==> design.v <==
module bit32_2to1mux(out,sel,in1,in2);
input [31:0] in1,in2;
output [31:0] out;
input sel;
assign out = sel ? in2 : in1;
endmodule
module bit32AND (out,in1,in2);
input [31:0] in1,in2;
output [31:0] out;
assign {out}=in1 &in2;
endmodule
module bit32OR (out,in1,in2);
input [31:0] in1,in2;
output [31:0] out;
assign {out}=in1 | in2;
endmodule
module FA_dataflow (Cout, Sum,In1,In2,Cin);
input[31:0] In1,In2;
input Cin;
output Cout;
output[31:0] Sum;
assign {Cout,Sum}=In1+In2+Cin;
endmodule
module bit32_3to1_mux(out,sel,in1,in2,in3);
    input [31:0] in1, in2, in3;
    output [31:0] out;
    input [1:0] sel;
    wire[31:0] out1;
    bit32_2to1mux mux1(out1,sel[0],in1,in2);
    bit32_2to1mux mux2(out,sel[1],out1,in3);
endmodule
module ALU(in1, in2,binvert,carryin,op,result,carryout);
    input [31:0] in1,in2;
    output [31:0] result;
    input [1:0] op;
    input carryin;
    input binvert;
    output carryout;
    wire [31:0] andresult,orresult,sum,
    binvertresult;
    wire[31:0] b_inv;
    assign b_inv = ~in2;    
    bit32_2to1mux mux1(binvertresult,
    binvert,in2,b_inv);
    bit32AND ander(andresult,in1,binvertresult);
    bit32OR orer(orresult,in1,binvertresult);
    FA_dataflow adde(carryout,sum,in1,binvertresult,
    carryin);
    bit32_3to1_mux mux2(result,op,andresult,
    orresult,sum);
endmodule
module alu_control(o0,o1,o2,op, ALUOp1, ALUOp0);
    output o0,o1,o2;
    input [5:0] op;
    input ALUOp1, ALUOp0;
    assign o2 = ALUOp0 | (ALUOp1 & op[1]);
    assign o1 = (~ALUOp1) | (~op[2]);
    assign o0 = ALUOp1 & (op[3] | op[0]);
endmodule
module ANDarray (RegDst,ALUSrc, MemtoReg, RegWrite, MemRead, MemWrite,Branch,ALUOp0,ALUOp1,Op);
input [5:0] Op;
output RegDst,ALUSrc,MemtoReg, RegWrite, MemRead, MemWrite,Branch,ALUOp0,ALUOp1;
wire Rformat, lw,sw,beq,addi;
assign Rformat= (~Op[0])& (~Op[1])& (~Op[2])& (~Op[3])& (~Op[4])& (~Op[5]);
assign lw = (Op[5]) & (~Op[4]) & (~Op[3]) & (~Op[2]) & (Op[1]) & (Op[0]);
assign sw = (Op[5]) & (~Op[4]) & (Op[3]) & (~Op[2]) & (Op[1]) & (Op[0]);
assign beq = (~Op[5]) & (~Op[4]) & (~Op[3]) & (Op[2]) & (~Op[1]) & (~Op[0]);
assign addi = (~Op[5]) & (~Op[4]) & (Op[3]) & (~Op[2]) & (~Op[1]) & (~Op[0]);
assign RegDst=Rformat;
assign ALUSrc = lw | sw | addi;
assign MemtoReg = lw;
assign RegWrite = Rformat | lw | addi;
assign MemRead = lw;
assign MemWrite = sw;
assign Branch = beq;
assign ALUOp1 = Rformat;
assign ALUOp0 = beq;
endmodule
module sign_extender(outp, inp);
output[31:0] outp;
input[15:0] inp;
assign outp = (inp[15]==1)? {16'hFFFF,inp} : {16'h0000,inp};
endmodule
module RegFile32(clk,reset,ReadReg1,ReadReg2,WriteData,WriteReg,RegWrite,ReadData1,ReadData2); 
input clk, reset, RegWrite;
input[31:0] WriteData;
output[31:0] ReadData1, ReadData2;
input[4:0] ReadReg1, ReadReg2, WriteReg;
reg[1023:0] registers;
always @ (posedge clk or negedge reset)
begin
if (!reset)
registers <= 1024'b00;
else if (RegWrite)
registers[WriteReg*32 +: 32] <= WriteData;
end
assign ReadData1 = registers[ReadReg1*32 +: 32];
assign ReadData2 = registers[ReadReg2*32 +: 32];
endmodule
module data_memory(clk,Address,WriteData,MemWrite,ReadData); 
input clk, MemWrite;
input[31:0] WriteData;
output[31:0] ReadData;
input[4:0] Address;
reg[1023:0] registers;
always @ (posedge clk)
begin
if (MemWrite)
registers[Address*32 +: 32] <= WriteData;
end
assign ReadData = registers[Address*32 +: 32];
endmodule
module SCDDataPath(ALUout, instr, reset, clk);
output[31:0] ALUout;
input clk, reset;
input[31:0] instr;
wire[31:0] ReadMemData,in1,in2,aluresult,signextended,instruction, ReadData1, ReadData2, WriteData;
wire RegDst, ALUSrc, MemtoReg, RegWrite, MemRead, MemWrite, Branch, ALUOp0, ALUOp1, ALUOp2;
wire o0, o1, o2, carryout;
wire[4:0] WriteReg;
assign instruction = instr;
ANDarray control_unit(RegDst,ALUSrc, MemtoReg, RegWrite, MemRead, MemWrite,Branch,ALUOp0,ALUOp1,instruction[31:26]);
assign WriteReg = (RegDst==1)? instruction[15:11] : instruction[20:16];
RegFile32 register_file(clk,reset,instruction[25:21],instruction[20:16],WriteData,WriteReg,RegWrite,ReadData1,ReadData2);
sign_extender sign_extend(signextended, instruction[15:0]);
bit32_2to1mux alu_src_mux(in2,ALUSrc,ReadData2,signextended);
alu_control alu_con_instancce(o0,o1,o2,instruction[5:0], ALUOp1, ALUOp0);
ALU alu_instance(ReadData1,in2,o2,o2,{o1,o0},ALUout,carryout);
data_memory data_mem_instance(clk,ALUout[4:0],ReadData2,MemWrite,ReadMemData);
bit32_2to1mux data_mem_mux(WriteData,MemtoReg,ALUout,ReadMemData);
endmodule
==> run.sh <==
#!/bin/bash
# the make line also repeats each setting of config.mk as NAME=value (left out here)
make -C /OpenROAD-flow-scripts/flow DESIGN_CONFIG=/design/flow/config.mk WORK_HOME=/design/flow/orfs CLKGATE_MAP_FILE= finish
==> config.mk <==
export PLATFORM = sky130hd
export DESIGN_NAME = SCDDataPath
export DESIGN_NICKNAME = SCDDataPath
export VERILOG_FILES = /design/flow/design.v
export SDC_FILE = /design/flow/constraint.sdc
export NUM_CORES = 4
export LEC_CHECK = 0
export ABC_AREA = 0
export CAP_MARGIN = 20
export CELL_PAD_IN_SITES_GLOBAL_PLACEMENT = 1
export CORE_MARGIN = 2
export CORE_UTILIZATION = 29
export GPL_TIMING_DRIVEN = 1
export MIN_ROUTING_LAYER = met1
export PLACE_DENSITY_LB_ADDON = 0.22
export SETUP_SLACK_MARGIN = 1.57
export SLEW_MARGIN = 0
==> constraint.sdc <==
create_clock -name core_clock -period 5.81 [get_ports {clk}]
set_input_delay 1.1620 -clock core_clock [delete_from_list [all_inputs] [get_ports {clk}]]
set_output_delay 1.1620 -clock core_clock [all_outputs]
set_load 0.01 [all_outputs]
==> flow_metrics.env, run 1 <==
# flow metrics
export IMPL_syn_nets=7922
export IMPL_power_internal_mw=26.7
export IMPL_core_area_mm2=0.383
export IMPL_synth_cell_type_count=94
export IMPL_yosys_area_mm2=0.112
export IMPL_max_stage_delay_ps=520
export IMPL_clkLatencyLatePin_ps=980
export IMPL_drc_errors=0
export IMPL_top_area_share_pct=27.6
export IMPL_ir_drop_uv=231
export IMPL_synthTopCellsByCount="mux2_2 (1,378), dfrtp_1 (1,024), edfxtp_1 (1,024)"
export IMPL_yosys_register_bits=2048
export IMPL_first_global_vias=80000
export IMPL_p_sw_share_pct=25.6
export IMPL_cts_sinks=2048
export IMPL_fin_ws_ps=-1480
export IMPL_wl_per_cell_um=29.4
export IMPL_worst_pin_slew_ps=1150
export IMPL_first_iter_violations=6590
export IMPL_so_faults="negative setup slack"
export IMPL_crit_slowest_cell="mux4_2"
export IMPL_cts_tree="built"
export IMPL_crit_family="multiplexers"
export IMPL_grt_overflow_total=0
export IMPL_startpoint="instr[16]"
export IMPL_clock_path_buffers=4
export IMPL_ys_cells=7818
export IMPL_top_logic_kind="multiplexers"
export IMPL_post_synth_cell_area_avg_um2=14.3
export IMPL_fp_util_pct=29.2
export IMPL_clk_pin_slew_ps=60
export IMPL_critPathBufInv=9
export IMPL_grt_pass1_wl_um=600000
export IMPL_powerDensity_mw_per_mm2=249
export IMPL_yosysWarnings=2
export IMPL_fin_skew_ps=93.0
export IMPL_grt_setup_unrepaired="yes"
export IMPL_max_cap_violations=0
export IMPL_path_cells="buf_16, buf_16, buf_12, buf_4, mux4_2, mux4_2, mux2_4, mux2i_1, xnor2_1, ha_1, inv_2, o21bai_2, a21o_1, a221o_1, a221oi_2, o21ai_2, a211oi_2, buf_4, o21a_4, mux2i_1, buf_4, nor2_2, buf_6, buf_6"
export IMPL_netlist_area_mm2=0.112
export IMPL_htreeDepth=4
export IMPL_synth_top_flop_cell="edfxtp_1"
export IMPL_antenna_left=0
export IMPL_xor_share_pct=0.432
export IMPL_r2r_slack_ps=100
export IMPL_reg2reg_to="data_mem_instance.registers[29]$_DFFE_PP_"
export IMPL_num_fill_cells=35900
export IMPL_power_leader="the clock network"
export IMPL_comb_power_mw=4.91
export IMPL_powerClk_mw=15.6
export IMPL_most_common_cell="mux2_2"
export IMPL_die_h_um=624
export IMPL_antenna_found_initial=20
export IMPL_largest_area_cell="edfxtp_1"
export IMPL_ys_sh_aoi_pct=6.88
export IMPL_grtUsageTotal_pct=21.1
export IMPL_cp_endpoint="ALUout[27]"
export IMPL_rr_worst_depth=26
export IMPL_max_freq_mhz=137
export IMPL_total_power_mw=35.9
export IMPL_worstSetupEndpointType="output port"
export IMPL_maxSlewHeadroom_pct=23.5
export IMPL_hold_path_class="in2async"
export IMPL_rows=227
export IMPL_cts_root_buf="clkbuf_16"
export IMPL_place_detailed_hpwl_um=280000
export IMPL_die_x_um=624
export IMPL_p_sw_mw=9.21
export IMPL_worstPathRequired_ps=4650
export IMPL_enable_flop_cells=1024
export IMPL_r2r_start="register_file.registers[962]$_DFFE_PN0P_"
export IMPL_io_pins=66
export IMPL_crit_top_cell="buf_4"
export IMPL_critPathKind="in2out"
export IMPL_slew_viol_final=0
export IMPL_layout_min_cycle_time_ps=7290
export IMPL_synthSimpleGateAreaFrac_pct=4.12
export IMPL_area_delta_synth_final_pct=29.1
export IMPL_vias_per_cell=5.44
export IMPL_gp_congestion=0.868
export IMPL_seq_power_share_pct=42.8
export IMPL_synthCells=7818
export IMPL_area_leaders="edfxtp_1 (28%), dfrtp_1 (23%), mux4_2 (18%), mux2_2 (14%), o21ai_0 (2.6%)"
export IMPL_p_clk_share_pct=43.5
export IMPL_dr_pass1_iters=5
export IMPL_io_buffer_count=65
export IMPL_ys_sh_adder_pct=0.792
export IMPL_seq_power_mw=15.4
export IMPL_setup_viol=1403
export IMPL_async_flop_share_pct=50.0
export IMPL_dieArea_mm2=0.390
export IMPL_drt_wl_total_um=421000
export IMPL_grt_max_degree=185
export IMPL_fin_util_pct=37.7
export IMPL_arrival_ps=6120
export IMPL_vias=78100
export IMPL_pwr_share_comb_pct=13.7
export IMPL_leakage_nw=56.4
export IMPL_holdWs_ps=230
export IMPL_postSynthSeqShare_pct=50.5
export IMPL_cp_depth=24
export IMPL_nNetsFinal=9204
export IMPL_fin_crit_sh_pct=125
export IMPL_crit_fanout=5
export IMPL_warning_count=94
export IMPL_cts_buffers=240
export IMPL_final_hold_viol_count=0
export IMPL_start_kind="input port"
export IMPL_synthMuxAreaShare_pct=33.8
export IMPL_outcome="finished with violations"
## per-stage QoR
step                      worst slack [ps]   TNS, ps  area, µm²  cells
after floorplan                     -28330         -     112000   7818
after global placement               -2580  -3059640     131000  13700
after detailed placement             -2520  -3083200     131000  13700
after CTS                            -1450    -49300     143000  14300
after global routing                 -1580   -313480     144000  14300
final                                -1480   -141340     144000  14300
## per-layer routing
layer | part of all wire [%] | track usage [%] | wire (µm)
met5 | 0.0050 | 0 | 21
met4 | 3.8 | 7.61 | 16200
met3 | 4.6 | 2.34 | 19500
met2 | 47 | 34.2 | 200000
met1 | 44 | 29.1 | 186000
## layout make-up
type | count | area [µm²] | share of cell area (%)
flip-flops and latches | 2048 | 56400 | 39.1
well taps | 5038 | 6300 | 4.38
repair buffers | 1860 | 19700 | 13.7
clock inverters | 100 | 1100 | 0.767
clock buffers | 345 | 6940 | 4.82
multi-input cells | 4858 | 53200 | 36.9
inverters | 92 | 384 | 0.267
diodes | 3 | 7.51 | 0.00521
## repair_timing
item                                    in CTS  in global routing
setup buffers                              121                 42
hold buffers                                 0                  0
resized                                    447                212
endpoints found under the setup margin    2080               2080
pin swaps                                  103                 83
cloned                                      26                 14
==> run 2: changes to the inputs <==
- ABC_AREA: 0 -> unset
- CAP_MARGIN: 20 -> 35
- CELL_PAD_IN_SITES_DETAIL_PLACEMENT: unset -> 2
- CELL_PAD_IN_SITES_GLOBAL_PLACEMENT: 1 -> unset
- CORE_ASPECT_RATIO: unset -> 1.23
- CORE_UTILIZATION: 29 -> 66
- GPL_ROUTABILITY_DRIVEN: unset -> 0
- GPL_TIMING_DRIVEN: 1 -> unset
- HOLD_SLACK_MARGIN: unset -> 0.07
- MIN_ROUTING_LAYER: met1 -> met2
- PLACE_DENSITY: unset -> 0.43
- PLACE_DENSITY_LB_ADDON: 0.22 -> unset
- SETUP_SLACK_MARGIN: 1.57 -> unset
- SLEW_MARGIN: 0 -> 20
- clock period: 5.81 -> 5.71 ns (I/O delays scaled with it)
==> run 2 against run 1 <==
Net effect: the flow now stops in detailed placement (3_5_place_dp); die area down 56%; synthesized area is the same; synthesized cell count unchanged.
==> flow_metrics.env, run 2 <==
# physical design summary
export IMPL_outcome="did not finish"
export IMPL_failing_step="detailed placement (3_5_place_dp)"
export IMPL_toolErrorMsg="Error: detail_place.tcl, 38 bad optional access"
export IMPL_xor_share_pct=0.432
export IMPL_enable_flop_cells=1024
export IMPL_yosys_register_bits=2048
export IMPL_syn_nets=7922
export IMPL_fp_util_pct=66.3
export IMPL_area_leaders="edfxtp_1 (28%), dfrtp_1 (23%), mux4_2 (18%), mux2_2 (14%), o21ai_0 (2.6%)"
export IMPL_synthSimpleGateAreaFrac_pct=4.12
export IMPL_ys_sh_adder_pct=0.792
export IMPL_die_x_um=375
export IMPL_die_h_um=460
export IMPL_rows=167
export IMPL_postSynthSeqShare_pct=50.5
export IMPL_dieArea_mm2=0.172
export IMPL_io_pins=66
export IMPL_largest_area_cell="edfxtp_1"
export IMPL_core_area_mm2=0.168
export IMPL_io_buffer_count=65
export IMPL_synthCells=7818
export IMPL_synth_top_flop_cell="edfxtp_1"
export IMPL_ys_cells=7818
export IMPL_synthTopCellsByCount="mux2_2 (1,378), dfrtp_1 (1,024), edfxtp_1 (1,024)"
export IMPL_ys_sh_aoi_pct=6.88
export IMPL_netlist_area_mm2=0.112
export IMPL_top_logic_kind="multiplexers"
export IMPL_yosysWarnings=2
export IMPL_top_area_share_pct=27.6
export IMPL_yosys_area_mm2=0.112
export IMPL_async_flop_share_pct=50.0
export IMPL_synthMuxAreaShare_pct=33.8
export IMPL_post_synth_cell_area_avg_um2=14.3
export IMPL_synth_cell_type_count=94
export IMPL_most_common_cell="mux2_2"
## run 2: metrics by stage
step / power (mW) / cell area, µm² / hold WS [ps]
global placement: 20.0 / 125000 / 480
floorplan: 18.4 / 112000 / 461
==> run 3: changes to the inputs <==
- CAP_MARGIN: 35 -> 20
- CELL_PAD_IN_SITES_DETAIL_PLACEMENT: 2 -> unset
- CORE_ASPECT_RATIO: 1.23 -> unset
- CORE_UTILIZATION: 66 -> 61
- GPL_ROUTABILITY_DRIVEN: 0 -> unset
- HOLD_SLACK_MARGIN: 0.07 -> unset
- MIN_ROUTING_LAYER: met2 -> unset
- PLACE_DENSITY: 0.43 -> unset
- SETUP_SLACK_MARGIN: unset -> 2.08
- clock period: 5.71 -> 8.34 ns (I/O delays scaled with it)
==> run 3 against run 2 <==
Net effect: now clean on timing, DRC and antenna; die area increased by 8.1%; synthesized cell count is the same; synthesized area unchanged.
==> flow_metrics.env, run 3 <==
# flow metrics
export IMPL_outcome="complete, no violations"
export IMPL_start_kind="input port"
export IMPL_htreeDepth=4
export IMPL_area_leaders="edfxtp_1 (28%), dfrtp_1 (23%), mux4_2 (18%), mux2_2 (14%), o21ai_0 (2.6%)"
export IMPL_final_area_mm2=0.129
export IMPL_synthSimpleGateAreaFrac_pct=4.12
export IMPL_fp_util_pct=61.5
export IMPL_yosys_register_bits=2048
export IMPL_worst_pin_slew_ps=1230
export IMPL_max_cap_violations=0
export IMPL_r2r_start="register_file.registers[994]$_DFFE_PN0P_"
export IMPL_synthTopCellsByCount="mux2_2 (1,378), dfrtp_1 (1,024), edfxtp_1 (1,024)"
export IMPL_synthMuxAreaShare_pct=33.8
export IMPL_die_x_um=432
export IMPL_vias=75500
export IMPL_netlist_area_mm2=0.112
export IMPL_reg2reg_to="register_file.registers[583]$_DFFE_PN0P_"
export IMPL_num_fill_cells=12000
export IMPL_path_cells="buf_16, buf_16, buf_6, buf_12, mux4_2, mux4_2, mux2_4, mux2i_2, xnor2_1, ha_1, buf_4, nand4_1, inv_1, a221o_1, a221oi_2, o21ai_2, a211oi_2, buf_4, o21a_1, mux2i_1, buf_4, nor2_4, buf_6, buf_6"
export IMPL_most_common_cell="mux2_2"
export IMPL_postSynthSeqShare_pct=50.5
export IMPL_warning_count=94
export IMPL_holdWs_ps=496
export IMPL_comb_power_mw=2.81
export IMPL_ys_cells=7818
export IMPL_clock_path_buffers=3
export IMPL_nNetsFinal=8201
export IMPL_top_area_share_pct=27.6
export IMPL_grtUsageTotal_pct=36.9
export IMPL_p_sw_share_pct=24.7
export IMPL_gp_congestion=0.908
export IMPL_cts_tree="built"
export IMPL_dr_wl_met3_um=31700
export IMPL_dieArea_mm2=0.186
export IMPL_synthCells=7818
export IMPL_critPathBufInv=10
export IMPL_pwr_share_comb_pct=12.1
export IMPL_place_detailed_hpwl_um=223000
export IMPL_grt_pass1_wl_um=505000
export IMPL_powerClk_mw=9.61
export IMPL_cts_hold_buf=0
export IMPL_cts_sinks=2048
export IMPL_r2r_slack_ps=2230
export IMPL_met2_wirelength_um=165000
export IMPL_crit_family="multiplexers"
export IMPL_drt_wl_total_um=348000
export IMPL_antenna_found_initial=19
export IMPL_largest_area_cell="edfxtp_1"
export IMPL_powerDensity_mw_per_mm2=179
export IMPL_hp_start="register_file.registers[242]$_DFFE_PN0P_"
export IMPL_wl_per_cell_um=32.7
export IMPL_min_path_cells=2
export IMPL_post_synth_cell_area_avg_um2=14.3
export IMPL_die_h_um=432
export IMPL_cts_buffers=212
export IMPL_worstPathRequired_ps=6670
export IMPL_tns_ps=0
export IMPL_vias_per_cell=7.08
export IMPL_max_stage_delay_ps=540
export IMPL_fin_util_pct=71.3
export IMPL_seq_power_share_pct=46.3
export IMPL_critPathKind="in2out"
export IMPL_final_hold_viol_count=0
export IMPL_startpoint="instr[16]"
export IMPL_hold_path_class="reg2reg"
export IMPL_ys_sh_adder_pct=0.792
export IMPL_area_delta_synth_final_pct=15.8
export IMPL_rr_worst_depth=23
export IMPL_fin_skew_ps=26.0
export IMPL_io_pins=66
export IMPL_synth_top_flop_cell="edfxtp_1"
export IMPL_slew_viol_final=0
export IMPL_arrival_ps=6590
export IMPL_worstSetupEndpointType="output port"
export IMPL_grt_max_degree=189
export IMPL_p_sw_mw=5.72
export IMPL_leakage_nw=49.7
export IMPL_hold_end="register_file.registers[242]$_DFFE_PN0P_"
export IMPL_io_buffer_count=65
export IMPL_xor_share_pct=0.432
export IMPL_fin_crit_sh_pct=99.0
export IMPL_power_leader="registers"
export IMPL_crit_fanout=6
export IMPL_top_layer="met5"
export IMPL_crit_slowest_cell="mux4_2"
export IMPL_antenna_left=0
export IMPL_grt_overflow_total=0
export IMPL_p_clk_share_pct=41.5
export IMPL_clk_pin_slew_ps=60
export IMPL_seq_power_mw=10.7
export IMPL_top_logic_kind="multiplexers"
export IMPL_first_global_vias=73800
export IMPL_wl_met1_um=136000
export IMPL_enable_flop_cells=1024
export IMPL_drc_errors=0
export IMPL_place_area_mm2=0.118
export IMPL_cp_depth=24
export IMPL_yosys_area_mm2=0.112
export IMPL_yosysWarnings=2
export IMPL_ys_sh_aoi_pct=6.88
export IMPL_dr_pass1_iters=6
export IMPL_core_area_mm2=0.181
export IMPL_maxSlewHeadroom_pct=18.0
export IMPL_async_flop_share_pct=50.0
export IMPL_power_internal_mw=17.4
export IMPL_syn_nets=7922
export IMPL_clkLatencyLatePin_ps=870
export IMPL_layout_min_cycle_time_ps=8260
export IMPL_first_iter_violations=8447
export IMPL_ir_drop_uv=214
export IMPL_max_freq_mhz=121
export IMPL_rows=156
export IMPL_setup_viol=0
export IMPL_grt_setup_unrepaired="yes"
export IMPL_cts_root_buf="clkbuf_16"
export IMPL_synth_cell_type_count=94
export IMPL_cp_endpoint="ALUout[27]"
run 3: what timing repair did:
action / in CTS / in global routing
buffers inserted: 87 / 50
pin swaps: 106 / 97
gates resized: 419 / 299
gates cloned: 9 / 12
hold endpoints to repair: 0 / 0
setup endpoints to repair: 2080 / 2080
run 3: cell type report:
cell class	count	area [µm²]	area share, %
clock inverters	103	955	0.739
multi-input cells	4858	53300	41.2
inverters	92	384	0.297
diodes	9	22.5	0.0174
repair buffers	885	9220	7.14
flip-flops and latches	2048	56400	43.6
clock buffers	293	6010	4.65
well taps	2370	2970	2.29
run 3: metrics by stage:
stage	power [mW]	std cells	setup WS, ps
final	23.1	10700	79.3
after global routing	23.8	10700	-68.1
after CTS	23.1	10600	150
after detailed placement	13.5	10100	-778
after global placement	13.4	10100	-814
after floorplan	12.6	7818	-26300
run 3: layer usage:
layer	GRT usage, %	vias to the layer above
li1	-	31100
met1	52.0	39700
met2	57.3	3846
met3	6.51	765
met4	15.4	10
met5	0	-
==> run 4: changes to the inputs <==
- CORE_ASPECT_RATIO: unset -> 0.89
- CORE_UTILIZATION: 61 -> 72
- CTS_CLUSTER_SIZE: unset -> 31
- PLACE_DENSITY_LB_ADDON: unset -> 0.0
- SETUP_SLACK_MARGIN: 2.08 -> -0.58
- clock period: 8.34 -> 8.28 ns (I/O delays scaled with it)
==> run 4 against run 3 <==
Net effect: the layout now fails its checks (negative setup slack); design area shrank 4.2%; sequential power is essentially flat; non-clock buffer count shrank 232; via count grew 1.6%; synthesized cell count is the same; hold slack gained 9.3 ps; flip-flop count is the same; first-iteration DRC count grew 37%; critical path depth shrank 4; sequential share of layout area grew 1.9 points; register-to-register slack lost 230 ps.
==> flow_metrics.env, run 4 <==
# flow metrics
export IMPL_warning_count=104
export IMPL_slew_viol_final=0
export IMPL_startpoint="instr[16]"
export IMPL_area_delta_synth_final_pct=11.0
export IMPL_max_stage_delay_ps=530
export IMPL_antenna_found_initial=9
export IMPL_hp_start="register_file.registers[768]$_DFFE_PN0P_"
export IMPL_most_common_cell="mux2_2"
export IMPL_drc_errors=0
export IMPL_cts_root_buf="clkbuf_16"
export IMPL_top_logic_kind="multiplexers"
export IMPL_max_cap_violations=0
export IMPL_seq_power_share_pct=47.9
export IMPL_cts_tree="built"
export IMPL_so_faults="negative setup slack"
export IMPL_power_leader="registers"
export IMPL_worstPathRequired_ps=6620
export IMPL_postSynthSeqShare_pct=50.5
export IMPL_io_buffer_count=65
export IMPL_final_hold_viol_count=0
export IMPL_grt_overflow_total=0
export IMPL_async_flop_share_pct=50.0
export IMPL_cp_depth=20
export IMPL_grt_pass1_wl_um=503000
export IMPL_synthTopCellsByCount="mux2_2 (1,378), dfrtp_1 (1,024), edfxtp_1 (1,024)"
export IMPL_setup_viol=17
export IMPL_syn_nets=7922
export IMPL_pwr_share_comb_pct=11.2
export IMPL_critPathBufInv=6
export IMPL_hold_end="register_file.registers[768]$_DFFE_PN0P_"
export IMPL_area_leaders="edfxtp_1 (28%), dfrtp_1 (23%), mux4_2 (18%), mux2_2 (14%), o21ai_0 (2.6%)"
export IMPL_rr_worst_depth=21
export IMPL_gp_congestion=0.978
export IMPL_vias=76700
export IMPL_yosys_area_mm2=0.112
export IMPL_clkLatencyLatePin_ps=860
export IMPL_fin_skew_ps=44.6
export IMPL_place_ws_ps=-554
export IMPL_antenna_left=0
export IMPL_fin_ws_ps=-367
export IMPL_cp_endpoint="ALUout[23]"
export IMPL_r2r_start="register_file.registers[738]$_DFFE_PN0P_"
export IMPL_num_fill_cells=8535
export IMPL_top_area_share_pct=27.6
export IMPL_ys_cells=7818
export IMPL_synthCells=7818
export IMPL_cts_hold_buf=0
export IMPL_wl_per_cell_um=33.7
export IMPL_ys_sh_aoi_pct=6.88
export IMPL_place_detailed_hpwl_um=217000
export IMPL_powerClk_mw=9.23
export IMPL_cts_buffers=199
export IMPL_dr_pass1_iters=7
export IMPL_max_freq_mhz=116
export IMPL_crit_family="AND-OR/OR-AND gates"
export IMPL_powerDensity_mw_per_mm2=182
export IMPL_clk_pin_slew_ps=70
export IMPL_synth_top_flop_cell="edfxtp_1"
export IMPL_die_h_um=375
export IMPL_io_pins=66
export IMPL_ys_sh_adder_pct=0.792
export IMPL_reg2reg_to="data_mem_instance.registers[274]$_DFFE_PP_"
export IMPL_worstSetupEndpointType="output port"
export IMPL_outcome="finished with violations"
export IMPL_synthMuxAreaShare_pct=33.8
export IMPL_die_x_um=421
export IMPL_p_sw_share_pct=24.6
export IMPL_rows=136
export IMPL_drt_wl_total_um=340000
export IMPL_first_global_vias=76200
export IMPL_crit_slowest_cell="mux4_2"
export IMPL_worst_pin_slew_ps=1150
export IMPL_nNetsFinal=7956
export IMPL_start_kind="input port"
export IMPL_xor_share_pct=0.432
export IMPL_seq_power_mw=10.8
export IMPL_yosysWarnings=2
export IMPL_grt_max_degree=175
export IMPL_first_iter_violations=11600
export IMPL_maxSlewHeadroom_pct=23.3
export IMPL_p_sw_mw=5.55
export IMPL_yosys_register_bits=2048
export IMPL_dieArea_mm2=0.158
export IMPL_core_area_mm2=0.154
export IMPL_fp_util_pct=72.4
export IMPL_comb_power_mw=2.53
export IMPL_r2r_slack_ps=2000
export IMPL_p_clk_share_pct=40.9
export IMPL_layout_min_cycle_time_ps=8650
export IMPL_clock_path_buffers=3
export IMPL_largest_area_cell="edfxtp_1"
export IMPL_htreeDepth=4
export IMPL_crit_fanout=16
export IMPL_synth_cell_type_count=94
export IMPL_grtUsageTotal_pct=43.2
export IMPL_arrival_ps=6990
export IMPL_hold_path_class="reg2reg"
export IMPL_tns_ps=-3500
export IMPL_enable_flop_cells=1024
export IMPL_ir_drop_uv=201
export IMPL_leakage_nw=47.2
export IMPL_power_internal_mw=17.0
export IMPL_cts_sinks=2048
export IMPL_critPathKind="in2out"
export IMPL_post_synth_cell_area_avg_um2=14.3
export IMPL_fin_crit_sh_pct=104
export IMPL_path_cells="buf_16, buf_12, mux4_2, mux4_2, mux2_2, mux2i_1, xnor2_1, ha_1, inv_1, o21bai_1, a21o_1, a221o_1, a221oi_1, o21ai_1, a211oi_1, buf_4, o311a_1, o31a_1, buf_12, clkdlybuf4s50_1"
export IMPL_synthSimpleGateAreaFrac_pct=4.12
export IMPL_netlist_area_mm2=0.112
export IMPL_min_path_cells=2
export IMPL_vias_per_cell=7.60
-- run 4: what timing repair did --
action                                 CTS  global route
resized                                  0            12
buffers inserted                         0             5
endpoints found under the hold margin    0             0
setup endpoints to repair                0             6
-- run 4: per-layer routing --
layer	share of wire, %	track usage, %
met3	14	13.1
met2	45	62.8
met4	5.4	19.9
met5	0.064	0.727
met1	36	60.8
-- run 4: final cells by class --
type                       count  area (µm²)  share of cell area (%)
antenna                        7        17.5                  0.0141
timing repair buffer         653        6160                    4.97
clock inverter                91         976                   0.788
multi-input combinational   4858       51800                    41.9
clock buffer                 273        5540                    4.47
sequential                  2048       56400                    45.5
tap                         2070        2590                    2.09
inverter                      92         367                   0.296
-- run 4: through the flow --
step / power, mW / hold slack, ps / std cells / area [µm²] / util, %
floorplan: 12.7 / 461 / 7818 / 112000 / -
global placement: 13.5 / 477 / 9716 / 117000 / 76.0
detailed placement: 13.5 / 488 / 9716 / 117000 / 76.0
CTS: 22.5 / 503 / 10100 / 124000 / 80.3
global route: 23.1 / 529 / 10100 / 124000 / 80.3
finish: 22.6 / 505 / 10100 / 124000 / 80.3
==> run 5: changes to the inputs <==
- CORE_ASPECT_RATIO: 0.89 -> unset
- CORE_UTILIZATION: 72 -> 40
- CTS_CLUSTER_SIZE: 31 -> unset
- PLACE_DENSITY_LB_ADDON: 0.0 -> unset
- SETUP_SLACK_MARGIN: -0.58 -> unset
- clock period: 8.28 -> 16.6 ns (I/O delays scaled with it)
==> run 5 against run 4 <==
Net effect: the run now finishes clean; register-to-register slack better by 6400 ps; worst setup slack gained 2800 ps; non-clock buffer count decreased by 352; first-iteration DRC count shrank 30%; flip-flop count is the same; critical path depth fell by 1; critical endpoint is now ALUout[29]; via count shrank 5.4%; wire length is 4.6% higher.
==> flow_metrics.env, run 5 <==
# flow metrics
export IMPL_outcome="complete, no violations"
export IMPL_reg2reg_to="register_file.registers[677]$_DFFE_PN0P_"
export IMPL_io_buffer_count=65
export IMPL_ys_sh_aoi_pct=6.88
export IMPL_pwr_share_comb_pct=10.5
export IMPL_cts_buffers=219
export IMPL_start_kind="input port"
export IMPL_yosys_register_bits=2048
export IMPL_holdWs_ps=493
export IMPL_dr_pass1_iters=6
export IMPL_power_internal_mw=8.67
export IMPL_crit_fanout=56
export IMPL_synth_top_flop_cell="edfxtp_1"
export IMPL_rr_worst_depth=19
export IMPL_vias_per_cell=6.35
export IMPL_power_leader="registers"
export IMPL_min_path_cells=2
export IMPL_area_delta_synth_final_pct=10.4
export IMPL_die_x_um=532
export IMPL_syn_nets=7922
export IMPL_maxSlewHeadroom_pct=6.08
export IMPL_seq_power_share_pct=46.6
export IMPL_most_common_cell="mux2_2"
export IMPL_grt_max_degree=194
export IMPL_rows=193
export IMPL_die_h_um=532
export IMPL_seq_power_mw=5.39
export IMPL_first_iter_violations=8095
export IMPL_r2r_start="register_file.registers[929]$_DFFE_PN0P_"
export IMPL_total_power_mw=11.6
export IMPL_crit_slowest_cell="a2111oi_0"
export IMPL_p_sw_mw=2.89
export IMPL_final_hold_viol_count=0
export IMPL_fin_crit_sh_pct=85.2
export IMPL_synthCells=7818
export IMPL_max_freq_mhz=70.7
export IMPL_tns_ps=0
export IMPL_top_area_share_pct=27.6
export IMPL_crit_family="AND-OR/OR-AND gates"
export IMPL_max_cap_violations=0
export IMPL_ys_sh_adder_pct=0.792
export IMPL_grt_overflow_total=0
export IMPL_yosysWarnings=2
export IMPL_p_sw_share_pct=25.0
export IMPL_setup_viol=0
export IMPL_first_global_vias=72200
export IMPL_nNetsFinal=7624
export IMPL_grtUsageTotal_pct=24.6
export IMPL_antenna_found_initial=13
export IMPL_critPathKind="in2out"
export IMPL_drc_errors=0
export IMPL_hold_path_class="reg2reg"
export IMPL_post_synth_cell_area_avg_um2=14.3
export IMPL_fin_skew_ps=49.7
export IMPL_cts_sinks=2048
export IMPL_dieArea_mm2=0.283
export IMPL_drt_wl_total_um=355000
export IMPL_yosys_area_mm2=0.112
export IMPL_path_cells="buf_8, buf_4, mux4_2, mux4_2, nand2_1, nand2_1, mux2i_1, xnor2_1, ha_1, nand3_1, nor2_1, nand3_1, a21oi_1, o2111ai_1, a2111oi_0, nor2_1, xor2_1, a21oi_1, clkdlybuf4s50_1"
export IMPL_comb_power_mw=1.22
export IMPL_synthTopCellsByCount="mux2_2 (1,378), dfrtp_1 (1,024), edfxtp_1 (1,024)"
export IMPL_startpoint="instr[17]"
export IMPL_powerClk_mw=4.96
export IMPL_place_detailed_hpwl_um=217000
export IMPL_worstSetupEndpointType="output port"
export IMPL_critPathBufInv=3
export IMPL_post_cts_buffers=0
export IMPL_largest_area_cell="edfxtp_1"
export IMPL_htreeDepth=4
export IMPL_io_pins=66
export IMPL_cts_root_buf="clkbuf_16"
export IMPL_grt_setup_unrepaired="no"
export IMPL_place_area_mm2=0.116
export IMPL_synth_cell_type_count=94
export IMPL_netlist_area_mm2=0.112
export IMPL_slew_viol_final=0
export IMPL_ys_cells=7818
export IMPL_clkLatencyLatePin_ps=910
export IMPL_fp_util_pct=40.3
export IMPL_cts_repair_resized=0
export IMPL_async_flop_share_pct=50.0
export IMPL_warning_count=89
export IMPL_layout_min_cycle_time_ps=14150
export IMPL_wl_per_cell_um=31.1
export IMPL_powerDensity_mw_per_mm2=93.8
export IMPL_p_clk_share_pct=42.9
export IMPL_core_area_mm2=0.277
export IMPL_final_area_mm2=0.123
export IMPL_worst_pin_slew_ps=1390
export IMPL_cp_endpoint="ALUout[29]"
export IMPL_ir_drop_uv=99.7
export IMPL_clock_path_buffers=3
export IMPL_cp_depth=19
export IMPL_gp_congestion=0.893
export IMPL_enable_flop_cells=1024
export IMPL_cts_hold_buf=0
export IMPL_antenna_left=0
export IMPL_hp_start="register_file.registers[325]$_DFFE_PN0P_"
export IMPL_postSynthSeqShare_pct=50.5
export IMPL_hold_end="register_file.registers[325]$_DFFE_PN0P_"
export IMPL_grt_pass1_wl_um=516000
export IMPL_arrival_ps=10830
export IMPL_synthMuxAreaShare_pct=33.8
export IMPL_top_logic_kind="multiplexers"
export IMPL_max_stage_delay_ps=790
export IMPL_vias=72500
export IMPL_area_leaders="edfxtp_1 (28%), dfrtp_1 (23%), mux4_2 (18%), mux2_2 (14%), o21ai_0 (2.6%)"
export IMPL_r2r_slack_ps=8370
export IMPL_xor_share_pct=0.432
export IMPL_cts_tree="built"
export IMPL_clk_pin_slew_ps=60
export IMPL_leakage_nw=45.5
export IMPL_synthSimpleGateAreaFrac_pct=4.12
export IMPL_worstPathRequired_ps=13280
==> run 5: cell type report <==
type | instances | area [µm²]
multi-input cells | 4858 | 51900
clock inverters | 82 | 935
clock buffers | 320 | 6240
repair buffers | 301 | 2740
fillers | 24400 | 154000
well taps | 3705 | 4640
inverters | 92 | 367
flip-flops and latches | 2048 | 56400
diodes | 7 | 17.5
==> run 5: routing by layer <==
layer	routed length, µm	vias up	part of all wire (%)	track usage (%)
li1	-	29900	-	-
met1	142000	38600	40	32.8
met2	171000	3270	48	40.2
met3	27800	698	7.8	4.23
met4	14500	2	4.1	9.60
met5	12	-	0.0034	0
==> run 5: per-stage QoR <==
| stage | setup WS, ps | utilization, % | instances |
|---|---|---|---|
| after floorplan | -19700 | - | 7818 |
| after global placement | 2470 | 41.8 | 11000 |
| final | 2450 | 44.5 | 11400 |
| after detailed placement | 2420 | 41.9 | 11000 |
| after global routing | 1980 | 44.5 | 11400 |
| after CTS | 2410 | 44.4 | 11400 |
==> run 6: changes to the inputs <==
- CORE_UTILIZATION: 40 -> 72
- CTS_CLUSTER_SIZE: unset -> 72
- PLACE_DENSITY_LB_ADDON: unset -> 0.0
- SETUP_SLACK_MARGIN: unset -> 2.91
- TNS_END_PERCENT: unset -> 80
- clock period: 16.6 -> 9.85 ns (I/O delays scaled with it)
==> run 6 against run 5 <==
Net effect: synthesized area unchanged; first-iteration DRC count up 44%; power up 72%; critical endpoint is now ALUout[24]; critical path type unchanged; critical path depth up 5; global-route usage up 19 points; via count up 8.0%.
==> flow_metrics.env, run 6 <==
# flow metrics
export IMPL_max_stage_delay_ps=550
export IMPL_seq_power_mw=9.08
export IMPL_arrival_ps=6840
export IMPL_yosys_register_bits=2048
export IMPL_num_fill_cells=7816
export IMPL_yosysWarnings=2
export IMPL_async_flop_share_pct=50.0
export IMPL_synthCells=7818
export IMPL_synth_top_flop_cell="edfxtp_1"
export IMPL_max_cap_violations=0
export IMPL_cts_sinks=2048
export IMPL_ys_cells=7818
export IMPL_cts_tree="built"
export IMPL_layout_min_cycle_time_ps=8810
export IMPL_max_freq_mhz=114
export IMPL_worstPathRequired_ps=7880
export IMPL_start_kind="input port"
export IMPL_p_clk_share_pct=42.2
export IMPL_synth_cell_type_count=94
export IMPL_cp_depth=24
export IMPL_fin_skew_ps=49.5
export IMPL_gp_congestion=0.952
export IMPL_pwr_share_comb_pct=12.0
export IMPL_clk_pin_slew_ps=60
export IMPL_crit_top_cell="buf_6"
export IMPL_htreeDepth=4
export IMPL_power_leader="registers"
export IMPL_min_path_cells=2
export IMPL_antenna_found_initial=13
export IMPL_reg2reg_to="data_mem_instance.registers[843]$_DFFE_PP_"
export IMPL_leakage_nw=48.8
export IMPL_rows=144
export IMPL_r2r_start="register_file.registers[994]$_DFFE_PN0P_"
export IMPL_crit_fanout=7
export IMPL_comb_power_mw=2.39
export IMPL_fin_crit_sh_pct=89.4
export IMPL_worst_pin_slew_ps=1130
export IMPL_cts_hold_buf=0
export IMPL_post_synth_cell_area_avg_um2=14.3
export IMPL_synthMuxAreaShare_pct=33.8
export IMPL_top_logic_kind="multiplexers"
export IMPL_setup_viol=0
export IMPL_r2r_slack_ps=3500
export IMPL_power_internal_mw=14.9
export IMPL_drt_wl_total_um=358000
export IMPL_fp_util_pct=72.4
export IMPL_grtUsageTotal_pct=43.6
export IMPL_core_area_mm2=0.154
export IMPL_area_delta_synth_final_pct=14.1
export IMPL_vias=78300
export IMPL_critPathBufInv=9
export IMPL_xor_share_pct=0.432
export IMPL_synthSimpleGateAreaFrac_pct=4.12
export IMPL_p_sw_mw=4.95
export IMPL_grt_pass1_wl_um=504000
export IMPL_powerClk_mw=8.37
export IMPL_first_iter_violations=11600
export IMPL_grt_overflow_total=0
export IMPL_p_sw_share_pct=24.9
export IMPL_dr_pass1_iters=7
export IMPL_fin_ws_ps=1040
export IMPL_clock_path_buffers=3
export IMPL_enable_flop_cells=1024
export IMPL_first_global_vias=76200
export IMPL_seq_power_share_pct=45.8
export IMPL_die_x_um=398
export IMPL_dieArea_mm2=0.158
export IMPL_drc_errors=0
export IMPL_cts_buffers=207
export IMPL_grt_max_degree=188
export IMPL_synthTopCellsByCount="mux2_2 (1,378), dfrtp_1 (1,024), edfxtp_1 (1,024)"
export IMPL_ys_sh_aoi_pct=6.88
export IMPL_yosys_area_mm2=0.112
export IMPL_hold_path_class="reg2reg"
export IMPL_cts_root_buf="clkbuf_16"
export IMPL_place_detailed_hpwl_um=210000
export IMPL_slew_viol_final=0
export IMPL_grt_setup_unrepaired="yes"
export IMPL_largest_area_cell="edfxtp_1"
export IMPL_path_cells="buf_16, buf_16, buf_6, buf_6, mux4_2, mux4_2, nand2_4, nand2_4, mux2i_2, xnor2_1, ha_1, inv_1, o21ba_4, o211ai_1, a21oi_2, o21ai_2, buf_4, a211oi_2, o31ai_1, xor2_1, a21oi_2, buf_6, inv_2, clkdlybuf4s15_2"
export IMPL_ir_drop_uv=213
export IMPL_critPathKind="in2out"
export IMPL_logic_area_mm2=0.0531
export IMPL_ys_sh_adder_pct=0.792
export IMPL_warning_count=89
export IMPL_top_area_share_pct=27.6
export IMPL_die_h_um=398
export IMPL_io_buffer_count=65
export IMPL_powerDensity_mw_per_mm2=156
export IMPL_syn_nets=7922
export IMPL_cp_endpoint="ALUout[24]"
export IMPL_place_area_mm2=0.115
export IMPL_worstSetupEndpointType="output port"
export IMPL_place_ws_ps=-291
export IMPL_fin_util_pct=82.6
export IMPL_crit_family="AND-OR/OR-AND gates"
export IMPL_rr_worst_depth=25
export IMPL_wl_per_cell_um=35.3
export IMPL_tns_ps=0
export IMPL_outcome="complete, no violations"
export IMPL_area_leaders="edfxtp_1 (28%), dfrtp_1 (23%), mux4_2 (18%), mux2_2 (14%), o21ai_0 (2.6%)"
export IMPL_crit_slowest_cell="mux4_2"
export IMPL_netlist_area_mm2=0.112
export IMPL_most_common_cell="mux2_2"
export IMPL_hp_start="register_file.registers[710]$_DFFE_PN0P_"
export IMPL_vias_per_cell=7.73
export IMPL_postSynthSeqShare_pct=50.5
export IMPL_clkLatencyLatePin_ps=880
export IMPL_holdWs_ps=496
export IMPL_final_area_mm2=0.127
export IMPL_startpoint="instr[16]"
export IMPL_io_pins=66
export IMPL_final_hold_viol_count=0
export IMPL_antenna_left=0
export IMPL_hold_end="register_file.registers[710]$_DFFE_PN0P_"
export IMPL_maxSlewHeadroom_pct=24.7
export IMPL_nNetsFinal=8002
export IMPL_ff_latch_area_mm2=0.0564
==> run 6: repair_timing <==
action | in CTS | in global routing
setup endpoints to repair | 2040 | 2080
pin swaps | 82 | 92
buffers inserted | 93 | 95
resized | 330 | 322
gates cloned | 20 | 25
==> run 6: final cells by class <==
class / instances / area share [%]
repair buffers: 686 / 6.04
well taps: 2044 / 2.01
flip-flops and latches: 2048 / 44.3
diodes: 9 / 0.0177
clock inverters: 111 / 1.06
clock buffers: 277 / 4.58
multi-input cells: 4863 / 41.7
inverters: 92 / 0.299
==> run 6: per-stage QoR <==
step,power [mW],std cells
after global routing,20.3,10100
final,19.8,10100
after detailed placement,11.3,9499
after floorplan,10.7,7818
after global placement,11.3,9498
after CTS,19.6,10000
==> run 6: metal layers <==
| layer | track usage, % | wire, µm | up-vias |
|---|---|---|---|
| li1 | - | - | 30700 |
| met1 | 59.7 | 124000 | 40200 |
| met2 | 65.3 | 162000 | 6008 |
| met3 | 11.5 | 47000 | 1364 |
| met4 | 22.5 | 25000 | 10 |
| met5 | 0 | 63 | - |
==> run 7: changes to the inputs <==
- ABC_AREA: unset -> 1
- CORE_UTILIZATION: 72 -> 57
- CTS_CLUSTER_SIZE: 72 -> 98
- PLACE_DENSITY_LB_ADDON: 0.0 -> unset
- SETUP_SLACK_MARGIN: 2.91 -> unset
- TNS_END_PERCENT: 80 -> unset
- clock period: 9.85 -> 5.8 ns (I/O delays scaled with it)
==> run 7 against run 6 <==
Net effect: the layout now fails its checks (negative setup slack); synthesized cell count is 91% higher; sequential power is 82% higher; combinational power went up to 8.6 times the previous value; synthesized area is 4.4% higher; design area is 12% higher; critical path depth is 2 higher; clock-buffer cell count is 17 higher; utilization is 12 points lower; first-iteration DRC count is 72% higher; register-to-register slack worse by 3300 ps; critical endpoint is now ALUout[31]; largest power group is now combinational logic.
==> flow_metrics.env, run 7 <==
# flow metrics
export IMPL_top_area_share_pct=26.4
export IMPL_wl_per_cell_um=28.0
export IMPL_dieArea_mm2=0.208
export IMPL_leakage_nw=64.1
export IMPL_maxSlewHeadroom_pct=21.9
export IMPL_worstSetupEndpointType="output port"
export IMPL_seq_power_mw=16.5
export IMPL_p_sw_share_pct=39.4
export IMPL_reg2reg_to="register_file.registers[215]$_DFFE_PN0P_"
export IMPL_die_x_um=456
export IMPL_hold_path_class="in2async"
export IMPL_synthMuxAreaShare_pct=0.519
export IMPL_cts_tree="built"
export IMPL_cts_root_buf="clkbuf_16"
export IMPL_outcome="finished with violations"
export IMPL_gp_congestion=1.02
export IMPL_die_h_um=456
export IMPL_start_kind="input port"
export IMPL_vias_per_cell=6.53
export IMPL_post_synth_cell_area_avg_um2=7.79
export IMPL_crit_slowest_cell="ha_2"
export IMPL_total_power_mw=52.0
export IMPL_nNetsFinal=15700
export IMPL_top_logic_kind="simple AND/OR/NAND/NOR gates"
export IMPL_max_stage_delay_ps=340
export IMPL_p_clk_share_pct=28.7
export IMPL_final_cell_count_no_fill=18400
export IMPL_warning_count=78
export IMPL_powerDensity_mw_per_mm2=365
export IMPL_netlist_area_mm2=0.116
export IMPL_r2r_start="register_file.registers[901]$_DFFE_PN0P_"
export IMPL_seq_power_share_pct=31.8
export IMPL_cp_depth=26
export IMPL_synthSimpleGateAreaFrac_pct=20.9
export IMPL_postSynthSeqShare_pct=48.4
export IMPL_critPathKind="in2out"
export IMPL_xor_share_pct=0.315
export IMPL_htreeDepth=4
export IMPL_place_detailed_hpwl_um=336000
export IMPL_clkLatencyLatePin_ps=930
export IMPL_crit_fanout=16
export IMPL_ir_drop_uv=359
export IMPL_power_leader="combinational logic"
export IMPL_area_leaders="edfxtp_1 (26%), dfrtp_1 (22%), nand2_1 (11%), o21ai_0 (9.4%), nand3_1 (5.3%)"
export IMPL_drc_errors=0
export IMPL_fin_skew_ps=77.0
export IMPL_grt_pass1_wl_um=749000
export IMPL_synthCells=14900
export IMPL_antenna_found_initial=15
export IMPL_syn_nets=15100
export IMPL_cts_hold_buf=0
export IMPL_core_area_mm2=0.203
export IMPL_grt_max_degree=171
export IMPL_vias=120000
export IMPL_final_hold_viol_count=0
export IMPL_cts_buffers=218
export IMPL_synthTopCellsByCount="nand2_1 (3,398), o21ai_0 (2,187), inv_1 (1,325)"
export IMPL_io_pins=66
export IMPL_rr_worst_depth=36
export IMPL_synth_cell_type_count=64
export IMPL_fin_ws_ps=-476
export IMPL_ys_sh_aoi_pct=20.1
export IMPL_largest_area_cell="edfxtp_1"
export IMPL_yosysWarnings=2
export IMPL_arrival_ps=5120
export IMPL_clk_pin_slew_ps=60
export IMPL_pwr_share_comb_pct=39.5
export IMPL_r2r_slack_ps=210
export IMPL_yosys_area_mm2=0.116
export IMPL_io_buffer_count=65
export IMPL_comb_power_mw=20.5
export IMPL_most_common_cell="nand2_1"
export IMPL_ys_cells=14900
export IMPL_first_iter_violations=20000
export IMPL_fp_util_pct=57.5
export IMPL_fin_crit_sh_pct=108
export IMPL_layout_min_cycle_time_ps=6280
export IMPL_worstPathRequired_ps=4640
export IMPL_power_internal_mw=31.5
export IMPL_critPathBufInv=10
export IMPL_startpoint="instr[16]"
export IMPL_slew_viol_final=0
export IMPL_rows=165
export IMPL_placedCellCount=17800
export IMPL_worst_pin_slew_ps=1170
export IMPL_antenna_left=0
export IMPL_holdWs_ps=254
export IMPL_first_global_vias=114000
export IMPL_ys_sh_adder_pct=0.758
export IMPL_num_fill_cells=16100
export IMPL_so_faults="negative setup slack"
export IMPL_crit_family="buffers and inverters"
export IMPL_drt_wl_total_um=516000
export IMPL_powerClk_mw=14.9
export IMPL_async_flop_share_pct=50.0
export IMPL_grt_setup_unrepaired="yes"
export IMPL_max_cap_violations=0
export IMPL_synth_top_flop_cell="edfxtp_1"
export IMPL_enable_flop_cells=1024
export IMPL_setup_viol=55
export IMPL_clock_path_buffers=3
export IMPL_area_delta_synth_final_pct=22.2
export IMPL_grtUsageTotal_pct=48.0
export IMPL_cts_sinks=2048
export IMPL_cp_endpoint="ALUout[31]"
export IMPL_max_freq_mhz=159
export IMPL_yosys_register_bits=2048
export IMPL_p_sw_mw=20.5
export IMPL_dr_pass1_iters=10
export IMPL_place_ws_ps=-1340
export IMPL_grt_overflow_total=0
[run 7: layer usage]
| metal | GRT usage, % | wire length [µm] | up-vias |
|---|---|---|---|
| met3 | 12.0 | 69000 | 2558 |
| li1 | - | - | 51800 |
| met2 | 71.5 | 220000 | 9838 |
| met1 | 59.4 | 176000 | 56100 |
| met5 | 0.0459 | 90 | - |
| met4 | 38.5 | 51400 | 12 |
[run 7: what timing repair did]
item                                    in CTS  in global routing
buffers inserted                            75                 51
pin swaps                                   83                120
endpoints found under the setup margin     357               1055
gates cloned                                27                 20
resized                                    417                332
[run 7: area by class of cell]
cell class              count  area, µm²  area share [%]
clock inverters           110       1400           0.985
diodes                      8       20.0          0.0141
well taps                2672       3340            2.35
inverters                1377       5310            3.73
clock buffers             294       6150            4.32
multi-input cells       10200      51700            36.3
repair inverters            5       58.8          0.0413
repair buffers           1657      18000            12.6
flip-flops and latches   2048      56400            39.6
[run 7: through the flow]
stage | area, µm² | setup TNS, ps | util, %
after CTS | 140000 | -8130 | 69.3
final | 142000 | -10300 | 70.2
after detailed placement | 130000 | -1745300 | 64.3
after floorplan | 117000 | - | -
after global placement | 130000 | -1654010 | 64.3
after global routing | 142000 | -21190 | 70.2
==> run 8: changes to the inputs <==
- CORE_MARGIN: 2 -> 7
- CORE_UTILIZATION: 57 -> 40
- CTS_CLUSTER_SIZE: 98 -> unset
- GPL_ROUTABILITY_DRIVEN: unset -> 0
- GPL_TIMING_DRIVEN: unset -> 0
- MAX_ROUTING_LAYER: unset -> met4
- MIN_ROUTING_LAYER: unset -> met1
- PLACE_DENSITY_LB_ADDON: unset -> 0.25
- clock period: 5.8 -> 10.5 ns (I/O delays scaled with it)
==> run 8 against run 7 <==
Net effect: the flow now stops in global routing (5_1_grt); synthesized cell count did not move; synthesized area did not move; die area up 47%.
==> flow_metrics.env, run 8 <==
# physical design summary
export IMPL_outcome="did not finish"
export IMPL_failing_step="global routing (5_1_grt)"
export IMPL_toolErrorMsg="[ERROR GRT-0116] Global routing finished with congestion. Check the congestion regions in the DRC Viewer."
export IMPL_ys_cells=14900
export IMPL_io_buffer_count=61
export IMPL_postSynthSeqShare_pct=48.4
export IMPL_xor_share_pct=0.315
export IMPL_grtUsageTotal_pct=70.4
export IMPL_synth_top_flop_cell="edfxtp_1"
export IMPL_top_area_share_pct=26.4
export IMPL_ys_sh_aoi_pct=20.1
export IMPL_core_area_mm2=0.289
export IMPL_syn_nets=15100
export IMPL_synthCells=14900
export IMPL_synthMuxAreaShare_pct=0.519
export IMPL_die_h_um=554
export IMPL_most_common_cell="nand2_1"
export IMPL_dieArea_mm2=0.307
export IMPL_synthSimpleGateAreaFrac_pct=20.9
export IMPL_placedCellCount=19000
export IMPL_synth_cell_type_count=64
export IMPL_enable_flop_cells=1024
export IMPL_largest_area_cell="edfxtp_1"
export IMPL_rows=197
export IMPL_netlist_area_mm2=0.116
export IMPL_fp_util_pct=40.3
export IMPL_area_leaders="edfxtp_1 (26%), dfrtp_1 (22%), nand2_1 (11%), o21ai_0 (9.4%), nand3_1 (5.3%)"
export IMPL_cts_root_buf="clkbuf_16"
export IMPL_clock_path_buffers=4
export IMPL_place_detailed_hpwl_um=608000
export IMPL_top_logic_kind="simple AND/OR/NAND/NOR gates"
export IMPL_yosysWarnings=2
export IMPL_cts_sinks=2048
export IMPL_die_x_um=554
export IMPL_yosys_register_bits=2048
export IMPL_ys_sh_adder_pct=0.758
export IMPL_async_flop_share_pct=50.0
export IMPL_yosys_area_mm2=0.116
export IMPL_io_pins=66
export IMPL_synthTopCellsByCount="nand2_1 (3,398), o21ai_0 (2,187), inv_1 (1,325)"
export IMPL_htreeDepth=4
export IMPL_grt_overflow_total=1297
export IMPL_cts_hold_buf=0
export IMPL_post_synth_cell_area_avg_um2=7.79
export IMPL_cts_buffers=222
-- run 8: stage by stage --
step	hold slack, ps	cell area [µm²]	setup slack (ps)	util, %	power (mW)
after floorplan	453	117000	-11740	-	14.2
after global placement	466	122000	-41230	42.4	20.7
after detailed placement	473	125000	-2840	43.3	20.9
after CTS	488	133000	-0.782	46.1	28.9
-- run 8: per-layer routing --
layer | GRT overflow | global-route usage, %
met5 | - | -
met4 | 308 | 55.4
met3 | 264 | 66.0
met2 | 466 | 78.9
met1 | 259 | 72.1
-- run 8: timing repair --
| action | in CTS |
|---|---|
| setup buffers | 19 |
| gates resized | 288 |
| pin swaps | 8 |
| endpoints found under the setup margin | 2052 |
==> run 9: changes to the inputs <==
- ABC_AREA: 1 -> unset
- CAP_MARGIN: 20 -> 0
- CORE_ASPECT_RATIO: unset -> 0.72
- CORE_MARGIN: 7 -> 5
- CORE_UTILIZATION: 40 -> 41
- GPL_ROUTABILITY_DRIVEN: 0 -> unset
- GPL_TIMING_DRIVEN: 0 -> 1
- HOLD_SLACK_MARGIN: unset -> 0.01
- MIN_ROUTING_LAYER: met1 -> unset
- PLACE_DENSITY_LB_ADDON: 0.25 -> 0.16
- clock period: 10.5 -> 13.4 ns (I/O delays scaled with it)
==> run 9 against run 8 <==
Net effect: now clean on timing, DRC and antenna; synthesized cell count down 48%; die area down 7.7%; synthesized area down 4.2%.
==> flow_metrics.env, run 9 <==
# flow metrics
export IMPL_post_cts_buffers=0
export IMPL_rows=162
export IMPL_min_path_cells=2
export IMPL_async_flop_share_pct=50.0
export IMPL_most_common_cell="mux2_2"
export IMPL_r2r_slack_ps=5620
export IMPL_powerDensity_mw_per_mm2=116
export IMPL_met2_wirelength_um=163000
export IMPL_cts_repair_resized=0
export IMPL_cp_depth=19
export IMPL_enable_flop_cells=1024
export IMPL_grt_setup_unrepaired="no"
export IMPL_top_logic_kind="multiplexers"
export IMPL_path_cells="buf_8, buf_4, mux4_2, mux4_2, mux2_2, mux2i_1, xnor2_1, ha_1, a21o_1, a21o_1, a21o_1, a41oi_1, o21ai_0, a221oi_1, a211oi_1, o21a_1, o31ai_1, buf_4, clkdlybuf4s50_1"
export IMPL_ys_cells=7818
export IMPL_wl_per_cell_um=33.2
export IMPL_r2r_start="register_file.registers[482]$_DFFE_PN0P_"
export IMPL_yosys_area_mm2=0.112
export IMPL_setup_viol=0
export IMPL_p_sw_mw=3.58
export IMPL_largest_area_cell="edfxtp_1"
export IMPL_clk_pin_slew_ps=60
export IMPL_rr_worst_depth=23
export IMPL_worst_pin_slew_ps=1180
export IMPL_worstSetupEndpointType="output port"
export IMPL_top_layer="met4"
export IMPL_netlist_area_mm2=0.112
export IMPL_crit_slowest_cell="a221oi_1"
export IMPL_maxSlewHeadroom_pct=21.0
export IMPL_ys_sh_adder_pct=0.792
export IMPL_power_leader="registers"
export IMPL_final_hold_viol_count=0
export IMPL_layout_min_cycle_time_ps=12180
export IMPL_synthCells=7818
export IMPL_wl_met1_um=167000
export IMPL_start_kind="input port"
export IMPL_crit_fanout=42
export IMPL_max_cap_violations=0
export IMPL_cts_sinks=2048
export IMPL_cts_buffers=217
export IMPL_seq_power_share_pct=46.6
export IMPL_synthMuxAreaShare_pct=33.8
export IMPL_synth_cell_type_count=94
export IMPL_syn_nets=7922
export IMPL_hold_end="register_file.registers[966]$_DFFE_PN0P_"
export IMPL_gp_congestion=0.892
export IMPL_dr_pass1_iters=6
export IMPL_cts_hold_buf=0
export IMPL_area_delta_synth_final_pct=10.3
export IMPL_first_global_vias=72000
export IMPL_fin_crit_sh_pct=90.9
export IMPL_cts_root_buf="clkbuf_16"
export IMPL_num_fill_cells=23900
export IMPL_io_pins=66
export IMPL_crit_top_cell="a21o_1"
export IMPL_comb_power_mw=1.53
export IMPL_synthTopCellsByCount="mux2_2 (1,378), dfrtp_1 (1,024), edfxtp_1 (1,024)"
export IMPL_max_stage_delay_ps=860
export IMPL_pwr_share_comb_pct=10.7
export IMPL_die_h_um=453
export IMPL_io_buffer_count=65
export IMPL_ir_drop_uv=102
export IMPL_fin_util_pct=45.5
export IMPL_fp_util_pct=41.2
export IMPL_clkLatencyLatePin_ps=890
export IMPL_outcome="complete, no violations"
export IMPL_yosys_register_bits=2048
export IMPL_postSynthSeqShare_pct=50.5
export IMPL_ys_sh_aoi_pct=6.88
export IMPL_seq_power_mw=6.67
export IMPL_synth_top_flop_cell="edfxtp_1"
export IMPL_grt_pass1_wl_um=540000
export IMPL_p_clk_share_pct=42.6
export IMPL_slew_viol_final=0
export IMPL_reg2reg_to="data_mem_instance.registers[155]$_DFFE_PP_"
export IMPL_place_detailed_hpwl_um=234000
export IMPL_crit_family="AND-OR/OR-AND gates"
export IMPL_antenna_left=0
export IMPL_antenna_found_initial=27
export IMPL_worstPathRequired_ps=10720
export IMPL_ff_latch_area_mm2=0.0564
export IMPL_xor_share_pct=0.432
export IMPL_yosysWarnings=2
export IMPL_clock_path_buffers=4
export IMPL_tns_ps=0
export IMPL_core_area_mm2=0.271
export IMPL_dieArea_mm2=0.283
export IMPL_holdWs_ps=496
export IMPL_nNetsFinal=7632
export IMPL_drt_wl_total_um=375000
export IMPL_arrival_ps=9500
export IMPL_vias_per_cell=6.45
export IMPL_first_iter_violations=9046
export IMPL_grt_overflow_total=0
export IMPL_grtUsageTotal_pct=26.9
export IMPL_warning_count=92
export IMPL_max_freq_mhz=82.1
export IMPL_power_internal_mw=10.7
export IMPL_vias=73000
export IMPL_cts_tree="built"
export IMPL_area_leaders="edfxtp_1 (28%), dfrtp_1 (23%), mux4_2 (18%), mux2_2 (14%), o21ai_0 (2.6%)"
export IMPL_dr_wl_met3_um=33400
export IMPL_post_synth_cell_area_avg_um2=14.3
export IMPL_drc_errors=0
export IMPL_logic_area_mm2=0.0520
export IMPL_startpoint="instr[16]"
export IMPL_leakage_nw=45.6
export IMPL_powerClk_mw=6.10
export IMPL_hp_start="register_file.registers[966]$_DFFE_PN0P_"
export IMPL_cp_endpoint="ALUout[28]"
export IMPL_critPathKind="in2out"
export IMPL_die_x_um=625
export IMPL_htreeDepth=4
export IMPL_hold_path_class="reg2reg"
export IMPL_synthSimpleGateAreaFrac_pct=4.12
export IMPL_top_area_share_pct=27.6
export IMPL_grt_max_degree=182
export IMPL_fin_skew_ps=64.4
export IMPL_p_sw_share_pct=25.0
export IMPL_critPathBufInv=4
-- run 9: per-stage QoR --
step                      power [mW]  instances  instance area, µm²  setup WS (ps)
after global routing            14.8      11300              123000            936
after detailed placement        8.34      10900              116000           1280
final                           14.3      11300              123000           1220
after CTS                       14.4      11300              123000           1250
after global placement          8.33      10900              116000           1320
after floorplan                 7.86       7818              112000         -22260
-- run 9: cell type report --
class,count,share of cell area (%)
diodes,11,0.0224
clock buffers,290,4.90
clock inverters,90,0.736
inverters,92,0.298
multi-input cells,4858,42.3
flip-flops and latches,2048,45.8
well taps,3608,3.67
repair buffers,311,2.34
-- run 9: per-layer routing --
metal	up-vias	GRT usage [%]
li1	30000	-
met1	39000	39.2
met2	3442	38.6
met3	594	5.08
met4	0	7.47
met5	-	-
==> run 10: changes to the inputs <==
- CAP_MARGIN: 0 -> 20
- CORE_ASPECT_RATIO: 0.72 -> unset
- CORE_MARGIN: 5 -> 2
- CORE_UTILIZATION: 41 -> 72
- CTS_CLUSTER_SIZE: unset -> 58
- GPL_TIMING_DRIVEN: 1 -> unset
- HOLD_SLACK_MARGIN: 0.01 -> unset
- MAX_ROUTING_LAYER: met4 -> unset
- PLACE_DENSITY_LB_ADDON: 0.16 -> 0.0
- SETUP_SLACK_MARGIN: unset -> 1.74
- clock period: 13.4 -> 6.71 ns (I/O delays scaled with it)
==> run 10 against run 9 <==
Net effect: now fails the layout checks on negative setup slack; design area is 6.9% higher; combinational power up 150%; largest cell class unchanged; critical path depth increased by 2; first-iteration DRC count increased by 33%; wire length fell by 6.6%; clock-buffer cell count is 22 lower; utilization rose by 40 points; sequential power rose by 99%; register-to-register slack lost 4800 ps; global-route usage rose by 18 points.
==> flow_metrics.env, run 10 <==
# flow metrics
export IMPL_pwr_share_comb_pct=13.0
export IMPL_dr_pass1_iters=6
export IMPL_enable_flop_cells=1024
export IMPL_top_area_share_pct=27.6
export IMPL_cp_depth=21
export IMPL_place_detailed_hpwl_um=223000
export IMPL_so_faults="negative setup slack"
export IMPL_p_clk_share_pct=41.2
export IMPL_r2r_slack_ps=830
export IMPL_largest_area_cell="edfxtp_1"
export IMPL_area_leaders="edfxtp_1 (28%), dfrtp_1 (23%), mux4_2 (18%), mux2_2 (14%), o21ai_0 (2.6%)"
export IMPL_tns_ps=-13570
export IMPL_max_cap_violations=0
export IMPL_rows=144
export IMPL_grtUsageTotal_pct=44.5
export IMPL_slew_viol_final=0
export IMPL_netlist_area_mm2=0.112
export IMPL_fin_crit_sh_pct=113
export IMPL_ys_sh_adder_pct=0.792
export IMPL_maxSlewHeadroom_pct=37.1
export IMPL_ys_cells=7818
export IMPL_grt_pass1_wl_um=518000
export IMPL_p_sw_mw=7.23
export IMPL_layout_min_cycle_time_ps=7570
export IMPL_grt_setup_unrepaired="yes"
export IMPL_synthTopCellsByCount="mux2_2 (1,378), dfrtp_1 (1,024), edfxtp_1 (1,024)"
export IMPL_seq_power_share_pct=45.8
export IMPL_grt_overflow_total=0
export IMPL_drt_wl_total_um=350000
export IMPL_post_synth_cell_area_avg_um2=14.3
export IMPL_die_h_um=398
export IMPL_reg2reg_to="register_file.registers[789]$_DFFE_PN0P_"
export IMPL_grt_max_degree=203
export IMPL_clk_pin_slew_ps=60
export IMPL_fin_skew_ps=55.7
export IMPL_antenna_left=0
export IMPL_outcome="finished with violations"
export IMPL_critPathKind="in2out"
export IMPL_path_cells="buf_16, buf_12, buf_8, mux4_2, mux4_2, mux2_2, mux2i_1, xnor2_1, ha_1, nand4_1, inv_1, a221o_1, a221oi_2, o21ai_2, a211oi_4, buf_4, o21a_1, mux2i_2, buf_4, nor2_4, buf_6"
export IMPL_seq_power_mw=13.3
export IMPL_gp_congestion=0.986
export IMPL_crit_fanout=11
export IMPL_xor_share_pct=0.432
export IMPL_fin_ws_ps=-857
export IMPL_hold_path_class="in2async"
export IMPL_leakage_nw=51.1
export IMPL_place_area_mm2=0.121
export IMPL_first_global_vias=79400
export IMPL_clkLatencyLatePin_ps=850
export IMPL_warning_count=94
export IMPL_ys_sh_aoi_pct=6.88
export IMPL_yosys_register_bits=2048
export IMPL_area_delta_synth_final_pct=17.9
export IMPL_top_logic_kind="multiplexers"
export IMPL_cts_sinks=2048
export IMPL_worst_pin_slew_ps=944
export IMPL_comb_power_mw=3.79
export IMPL_synthMuxAreaShare_pct=33.8
export IMPL_io_buffer_count=65
export IMPL_start_kind="input port"
export IMPL_rr_worst_depth=27
export IMPL_worstSetupEndpointType="output port"
export IMPL_yosysWarnings=2
export IMPL_setup_viol=27
export IMPL_crit_family="multiplexers"
export IMPL_fp_util_pct=72.4
export IMPL_final_cell_count_no_fill=10500
export IMPL_power_internal_mw=21.9
export IMPL_async_flop_share_pct=50.0
export IMPL_crit_slowest_cell="mux4_2"
export IMPL_drc_errors=0
export IMPL_cts_tree="built"
export IMPL_critPathBufInv=7
export IMPL_startpoint="instr[16]"
export IMPL_clock_path_buffers=3
export IMPL_powerClk_mw=12.0
export IMPL_p_sw_share_pct=24.8
export IMPL_dieArea_mm2=0.158
export IMPL_vias=79100
export IMPL_arrival_ps=6220
export IMPL_most_common_cell="mux2_2"
export IMPL_cp_endpoint="ALUout[27]"
export IMPL_synth_top_flop_cell="edfxtp_1"
export IMPL_nNetsFinal=8382
export IMPL_core_area_mm2=0.154
export IMPL_yosys_area_mm2=0.112
export IMPL_syn_nets=7922
export IMPL_synthCells=7818
export IMPL_worstPathRequired_ps=5370
export IMPL_io_pins=66
export IMPL_placedCellCount=9948
export IMPL_final_hold_viol_count=0
export IMPL_holdWs_ps=491
export IMPL_max_freq_mhz=132
export IMPL_synthSimpleGateAreaFrac_pct=4.12
export IMPL_power_leader="registers"
export IMPL_ir_drop_uv=243
export IMPL_wl_per_cell_um=33.4
export IMPL_max_stage_delay_ps=530
export IMPL_total_power_mw=29.1
export IMPL_antenna_found_initial=7
export IMPL_die_x_um=398
export IMPL_postSynthSeqShare_pct=50.5
export IMPL_htreeDepth=4
export IMPL_cts_root_buf="clkbuf_16"
export IMPL_vias_per_cell=7.53
export IMPL_final_area_mm2=0.132
export IMPL_r2r_start="register_file.registers[899]$_DFFE_PN0P_"
export IMPL_synth_cell_type_count=94
export IMPL_powerDensity_mw_per_mm2=221
export IMPL_first_iter_violations=12000
export IMPL_num_fill_cells=7310
export IMPL_cts_buffers=207
run 10: per-layer routing:
layer	global-route usage (%)	share of wire [%]	vias to the layer above	wire [µm]
met5	0	0.0083	-	29
met4	21.9	5.8	6	20400
met3	12.4	13	1301	45300
met2	67.8	46	5904	162000
met1	59.8	35	40500	122000
li1	-	-	31500	-
run 10: cell type report:
type                            count  area (µm²)  share of cell area [%]
Tap cell                         2044        2560                    1.94
Clock inverter                    124        1340                    1.02
Clock buffer                      268        5690                    4.33
Inverter                           92         382                   0.290
Multi-Input combinational cell   4858       53200                    40.5
Timing Repair Buffer             1071       12000                    9.11
Antenna cell                        1        2.50                 0.00190
Sequential cell                  2048       56400                    42.9
run 10: through the flow:
stage	setup WS (ps)	util (%)
after detailed placement	-1870	78.3
after floorplan	-27610	-
after global routing	-980	85.4
after global placement	-1840	78.3
final	-857	85.4
after CTS	-755	84.6
run 10: what timing repair did:
action,in CTS,in global routing
hold buffers,0,0
gates cloned,13,3
resized,509,184
setup buffers,98,50
pin swaps,126,100
endpoints found under the setup margin,2080,2080
Power and IR drop assume default switching activity.
